==> 04-24 <==
==> flow/design.v (excerpt) <==
module smm(input clk, reset,
           input [7:0] readdata,
           output we, 
			  output [15:0] address,
			  output [7:0] writedata);
==> flow/config.mk <==
export PLATFORM = sky130hd
export DESIGN_NAME = smm
export DESIGN_NICKNAME = smm
export VERILOG_FILES = /design/flow/design.v
export SDC_FILE = /design/flow/constraint.sdc
export NUM_CORES = 4
export LEC_CHECK = 0
export ABC_AREA = 0
export CAP_MARGIN = 20
export CELL_PAD_IN_SITES_DETAIL_PLACEMENT = 1
export CELL_PAD_IN_SITES_GLOBAL_PLACEMENT = 1
export CORE_MARGIN = 3
export CORE_UTILIZATION = 22
export MAX_ROUTING_LAYER = met4
export MIN_ROUTING_LAYER = met2
export PLACE_DENSITY_LB_ADDON = 0.11
export SETUP_SLACK_MARGIN = 0.77
export SLEW_MARGIN = 20
==> flow/constraint.sdc <==
create_clock -name core_clock -period 3.7 [get_ports {clk}]
set_input_delay 0.7400 -clock core_clock [delete_from_list [all_inputs] [get_ports {clk}]]
set_output_delay 0.7400 -clock core_clock [all_outputs]
set_load 0.01 [all_outputs]
run.sh (not shown) runs the stock make flow with config.mk's settings and CLKGATE_MAP_FILE=.
==> 01-07 (differences from 04-24) <==
Settings changed: ABC_AREA 0 to not set, CELL_PAD_IN_SITES_DETAIL_PLACEMENT 1 to not set, CELL_PAD_IN_SITES_GLOBAL_PLACEMENT 1 to not set, CORE_MARGIN 3 to 2, CORE_UTILIZATION 22 to 58, CTS_CLUSTER_SIZE set to 37, MAX_ROUTING_LAYER met4 to not set, MIN_ROUTING_LAYER met2 to not set, PLACE_DENSITY_LB_ADDON 0.11 to not set, SETUP_SLACK_MARGIN 0.77 to 0.76.
==> flow/constraint.sdc (replaced) <==
create_clock -name core_clock -period 2.65 [get_ports {clk}]
set_input_delay 0.5300 -clock core_clock [delete_from_list [all_inputs] [get_ports {clk}]]
set_output_delay 0.5300 -clock core_clock [all_outputs]
set_load 0.01 [all_outputs]
==> notes <==
- 01-07 died in global routing (5_1_grt) with DPL-0038. 04-24 ran to the end with violations: setup timing.
- Area after synthesis is the same in 04-24 and 01-07.
- In 01-07 the die area is smaller than in 04-24, by about 60%.
- Synthesized cell count is the same in 04-24 and 01-07.


==> inputs of job 2624 <==
==> flow/design.v <==
module datapath(input clk, reset, weCU, buffIRCU, buffAHCU,
                input buffALCU, buffRCU, srcbmuxCU, adrmuxCU,
			       input [1:0] acmuxCU, pcmuxCU,
			       input [2:0] aluopCU,
			       input [7:0] memdata,
			       output [15:0] address,
			       output [7:0] writedata, instrCU,
			       output zeroCU);
wire [7:0]  adrHout, buffIRout, buffAHout, buffALout, srcbmuxout;
wire [7:0]  acout, acmuxout, rout, buffRout, aluout;
wire [15:0] pcout, pcaddout, mdaout, pcmuxout, adrmuxout;
flopr #(8) IR(clk, reset, buffIRout, instrCU);
flopr #(8) adrH(clk, reset, buffAHout, adrHout);
buff buffIR(clk, reset, memdata, buffIRCU, buffIRout);
buff buffadrH(clk, reset, memdata, buffAHCU, buffAHout);
buff buffadrL(clk, reset, memdata, buffALCU, buffALout);
mux3 #(8) acmux(aluout, memdata, rout, acmuxCU, acmuxout);
flopr #(8) AC(clk, reset, acmuxout, acout);
flopr #(8) R(clk, reset, buffRout, rout);
buff buffR(clk, reset, acout, buffRCU, buffRout);
mux2 #(8) srcbmux(rout, 8'b00000001, srcbmuxCU, srcbmuxout);
alu alu(acout, srcbmuxout, aluopCU, aluout, zeroCU);
flopr #(16) PC(clk, reset, pcmuxout, pcout);
mux3 #(16) pcmux(pcout, pcaddout, {adrHout, buffALout}, pcmuxCU, pcmuxout);
adder pcadder(pcout, 16'b000000000000001, pcaddout);
flopr #(16) MDA(clk, reset, {adrHout, buffALout}, mdaout);
mux2 #(16) addressmux(pcout, mdaout, adrmuxCU, adrmuxout);
assign address = adrmuxout;
assign writedata = aluout;
endmodule
module mux2 # (parameter WIDTH = 8)
(input  [WIDTH-1:0] a0, a1,
 input s,
 output [WIDTH-1:0] y);
  assign y = s ? a1 : a0;
endmodule
module mux3 # (parameter WIDTH = 8)
(input  [WIDTH-1:0] a0, a1, a2,
 input  [1:0] s,
 output [WIDTH-1:0] y);
  assign y = s[1] ? a2 : (s[0] ? a1 : a0); 
endmodule
module flopr # (parameter WIDTH = 8)
(input clk, reset,
 input [WIDTH-1:0] d,
 output reg [WIDTH-1:0] q);
 always @ (posedge clk, posedge reset)
   if (reset) q <= 0;
   else q <= d;
endmodule
module buff(input clk, reset, input[7:0] a, input s, output [7:0] y);
  reg [7:0] q;
  assign y = (s == 1) ? a : q;
  always @ (posedge clk, posedge reset)
    if (reset) q <= 0;
    else q <= y;
endmodule
module adder(input [15:0] a, b, output [15:0] y);
assign y = a + b;
endmodule
module alu (a, b, sel, out, zero);
    input [7:0] a,b;
    input [2:0] sel; 
    output reg [7:0] out;
    output reg zero;
    always @ (*) 
    begin 
        case(sel) 
		      3'b000:   
	begin
		out = a; 
		if (out == 0) zero = 1;  
		else zero = 0; 
          end
            3'b001:   
	begin
		out = a+b;  
		if (out == 0)
		 zero = 1;  
		else
		zero = 0;
          end     
            3'b010:   
	begin
		out = a-b;  
		if (out == 0) zero = 1;  
		else zero = 0;
          end 
            3'b011:   
	begin
		out = 0; 
		zero = 1;
          end
			   3'b100:   
	begin
		out = a & b; 
		if (out == 0)
		 zero = 1;  
		else
		zero = 0;
          end
		     3'b101:   
	begin
		out = a | b; 
		if (out == 0) zero = 1;  
		else zero = 0; 
          end
			  3'b110:   
	begin
		out = a ^ b; 
		if (out == 0) zero = 1;  
		else zero = 0; 
          end		 
			  3'b111:   
	begin
		out = ~a; 
		if (out == 0) zero = 1;  
		else zero = 0; 
          end
        endcase
    end
endmodule
module controller(input clk, reset, zflag, 
                  input [7:0] opcode, 
						output buffIR, buffAH, buffAL, buffR, srcbmux, adrmux, we,
			         output [1:0] pcmux, acmux, 
						output [2:0] aluop);
  maindec md(clk, reset, zflag, opcode, buffAL, buffR, buffIR, buffAH, srcbmux, adrmux, we, pcmux, acmux, aluop);
endmodule
module maindec(input clk, reset, zflag, 
               input [7:0] opcode, 
					output buffAL, buffR, buffIR, buffAH, srcbmux, adrmux, we,
			      output [1:0] pcmux, acmux,
					output [2:0] aluop);
  reg [13:0] controls;
  reg [3:0] state, nextstate;
  assign {buffAL, buffAH, buffIR, acmux, buffR, srcbmux, aluop, pcmux, adrmux, we} = controls;
  parameter fetch = 4'b0000;
  parameter decode = 4'b0001;
  parameter getah = 4'b0010;
  parameter getal = 4'b0011;
  parameter loaddata = 4'b0100;
  parameter storedata = 4'b0101;
  parameter jumpinstr = 4'b0110;
  parameter alu = 4'b0111;
  parameter r_to_ac = 4'b1000;
  parameter ac_to_r = 4'b1001;
  parameter ahfetch = 4'b1010;
  parameter pcinc = 4'b1011;
  parameter NOP = 8'h00;
  parameter LDAC = 8'h01;
  parameter STAC = 8'h02;
  parameter MVAC = 8'h03;
  parameter MOVR = 8'h04;
  parameter JUMP = 8'h05;
  parameter JMPZ = 8'h06;
  parameter JPNZ = 8'h07;
  parameter ADD = 8'h08;
  parameter SUB = 8'h09;
  parameter INAC = 8'h0A;
  parameter CLAC = 8'h0B;
  parameter AND = 8'h0C;
  parameter OR = 8'h0D;
  parameter XOR = 8'h0E;
  parameter NOT = 8'h0F;
  always @(posedge clk, posedge reset)
    if (reset)  state <= fetch;
	 else        state <= nextstate;
  always @(*)
  begin  
    case(state)
	   fetch: nextstate <= decode;
		decode: case(opcode)
		          NOP: nextstate <= pcinc;
					 LDAC: nextstate <= ahfetch;
					 STAC: nextstate <= ahfetch;
					 MVAC: nextstate <= ac_to_r;
					 MOVR: nextstate <= r_to_ac;
					 JUMP: nextstate <= ahfetch;
					 JMPZ: nextstate <= ahfetch;
					 JPNZ: nextstate <= ahfetch;
					 default: nextstate <= alu;
				 endcase
		 getah: nextstate <= getal;
		 getal: if (opcode == STAC)      nextstate <= storedata;
		        else if (opcode == LDAC) nextstate <= loaddata;
				  else if ((opcode == JMPZ) & ~zflag) nextstate <= pcinc;
				  else if ((opcode == JPNZ) & zflag)  nextstate <= pcinc;
				  else                     nextstate <= jumpinstr;
		 jumpinstr: nextstate <= fetch;
		 storedata: nextstate <= fetch;
		 loaddata: nextstate <= fetch;
		 ac_to_r: nextstate <= fetch;
		 r_to_ac: nextstate <= fetch;
		 alu: nextstate <= fetch;
		 ahfetch: nextstate <= getah;
		 pcinc: nextstate <= fetch;
		 default: nextstate <= fetch;
	 endcase
  end
  always @(*)
  begin
    case(state)
	   fetch: controls <= 14'b00100000000000;
		decode: controls <= 14'b00000000000000;
		getah: controls <= 14'b01000000000100;
		getal: controls <= 14'b10000000000000;
		storedata: controls <= 14'b00000000000111;
		loaddata: controls <=  14'b00001000000110;
		ac_to_r: controls <= 14'b00000100000100;
		r_to_ac: controls <= 14'b00010000000100;
		jumpinstr: controls <= 14'b00000000001010;
		ahfetch: controls <= 14'b00000000000100;
		pcinc: controls <= 14'b00000000000100;
		alu:
		begin
		  case(opcode)
		    ADD: controls <= 14'b00000000010100;
			 SUB: controls <= 14'b00000000100100;
			 INAC: controls <= 14'b00000010010100;
			 CLAC: controls <= 14'b00000000110100;
			 AND: controls <= 14'b00000001000100;
			 OR: controls <= 14'b00000001010100;
			 XOR: controls <= 14'b00000001100100;
			 NOT: controls <= 14'b00000001110100;
			 default: controls <= 14'b00000000000000;
		  endcase
		end
		default: controls <= 14'b00000000000000;
    endcase
  end
endmodule
module smm(input clk, reset,
           input [7:0] readdata,
           output we, 
			  output [15:0] address,
			  output [7:0] writedata);
wire buffR, buffIR, buffAH, mdamux, buffAL, adrmux, srcbmux;
wire [1:0] pcmux, acmux;
wire [2:0] aluop;
wire [15:0] addr;
wire [7:0] wdata, instr;
wire zero;
datapath dp(clk, reset, we, buffIR, buffAH, buffAL, buffR, srcbmux, adrmux, acmux, pcmux, aluop, readdata, addr, wdata, instr, zero);
controller cu(clk, reset, zero, instr, buffIR, buffAH, buffAL, buffR, srcbmux, adrmux, we, pcmux, acmux, aluop);
assign writedata = wdata;
assign address = addr;
endmodule
==> flow/run.sh <==
#!/bin/bash
# the make line also repeats each setting of config.mk as NAME=value (left out here)
make -C /OpenROAD-flow-scripts/flow DESIGN_CONFIG=/design/flow/config.mk WORK_HOME=/design/flow/orfs CLKGATE_MAP_FILE= finish
==> flow/config.mk <==
export PLATFORM = sky130hd
export DESIGN_NAME = smm
export DESIGN_NICKNAME = smm
export VERILOG_FILES = /design/flow/design.v
export SDC_FILE = /design/flow/constraint.sdc
export NUM_CORES = 4
export LEC_CHECK = 0
export ABC_AREA = 1
export CAP_MARGIN = 0
export CELL_PAD_IN_SITES_GLOBAL_PLACEMENT = 0
export CORE_ASPECT_RATIO = 0.91
export CORE_MARGIN = 2
export CORE_UTILIZATION = 70
export CTS_CLUSTER_DIAMETER = 261
export CTS_CLUSTER_SIZE = 15
export GPL_TIMING_DRIVEN = 1
export HOLD_SLACK_MARGIN = 0.21
export PLACE_DENSITY_LB_ADDON = 0.11
export SETUP_SLACK_MARGIN = 0.72
export SLEW_MARGIN = 10
==> flow/constraint.sdc <==
create_clock -name core_clock -period 3.85 [get_ports {clk}]
set_input_delay 0.7700 -clock core_clock [delete_from_list [all_inputs] [get_ports {clk}]]
set_output_delay 0.7700 -clock core_clock [all_outputs]
set_load 0.01 [all_outputs]
==> job 119 (differences from job 2624) <==
==> flow/config.mk (replaced) <==
export PLATFORM = sky130hd
export DESIGN_NAME = smm
export DESIGN_NICKNAME = smm
export VERILOG_FILES = /design/flow/design.v
export SDC_FILE = /design/flow/constraint.sdc
export NUM_CORES = 4
export LEC_CHECK = 0
export ABC_AREA = 1
export CAP_MARGIN = 20
export CORE_MARGIN = 2
export CORE_UTILIZATION = 69
export CTS_CLUSTER_DIAMETER = 237
export CTS_CLUSTER_SIZE = 23
export PLACE_DENSITY = 0.6
export SETUP_SLACK_MARGIN = 0.84
export SLEW_MARGIN = 20
==> flow/constraint.sdc (replaced) <==
create_clock -name core_clock -period 2.86 [get_ports {clk}]
set_input_delay 0.5720 -clock core_clock [delete_from_list [all_inputs] [get_ports {clk}]]
set_output_delay 0.5720 -clock core_clock [all_outputs]
set_load 0.01 [all_outputs]
==> job 7548 (differences from job 2624) <==
==> flow/config.mk (replaced) <==
export PLATFORM = sky130hd
export DESIGN_NAME = smm
export DESIGN_NICKNAME = smm
export VERILOG_FILES = /design/flow/design.v
export SDC_FILE = /design/flow/constraint.sdc
export NUM_CORES = 4
export LEC_CHECK = 0
export CAP_MARGIN = 20
export CORE_MARGIN = 2
export CORE_UTILIZATION = 41
export PLACE_DENSITY = 0.6
export SLEW_MARGIN = 20
==> flow/constraint.sdc (replaced) <==
create_clock -name core_clock -period 4.93 [get_ports {clk}]
set_input_delay 0.9860 -clock core_clock [delete_from_list [all_inputs] [get_ports {clk}]]
set_output_delay 0.9860 -clock core_clock [all_outputs]
set_load 0.01 [all_outputs]
==> qor summary <==
item                                                            job 2624                  job 7548                    job 119
Die Wd                                                           92.7 um                    113 um                    89.2 um
Num rows                                                              29                        39                         31
Xor-xnor portion of the synthesized cell area                     0.0227                    0.0254                     0.0227
CORE AREA                                                      6970 um^2               11,500 um^2                  7140 um^2
Die boundary height                                              84.7 um                    113 um                    89.2 um
Most frequent cell after synthesis              sky130_fd_sc_hd__nand2_1  sky130_fd_sc_hd__dfrtp_1   sky130_fd_sc_hd__nand2_1
Cells in synth_stat.txt                                              705                       523                        705
Cell variety after synth                                              44                        63                         44
Setup WS pre-CTS                                                 3.03 ps                  -78.7 ps                    -655 ps
Cell count after placement                                           827                       707                        917
Status                                         aborted with a tool error  timing/DRC/antenna clean  aborted with a tool error
Stage where the flow stopped                                     5_1_grt                         -                    4_1_cts
Top cell type's share of synthesized area                          0.340                     0.352                      0.340
Adder-cell share of the synthesized area                          0.0855                    0.0885                     0.0855
Yosys-reported design area after synthesis                     5010 um^2                 4830 um^2                  5010 um^2
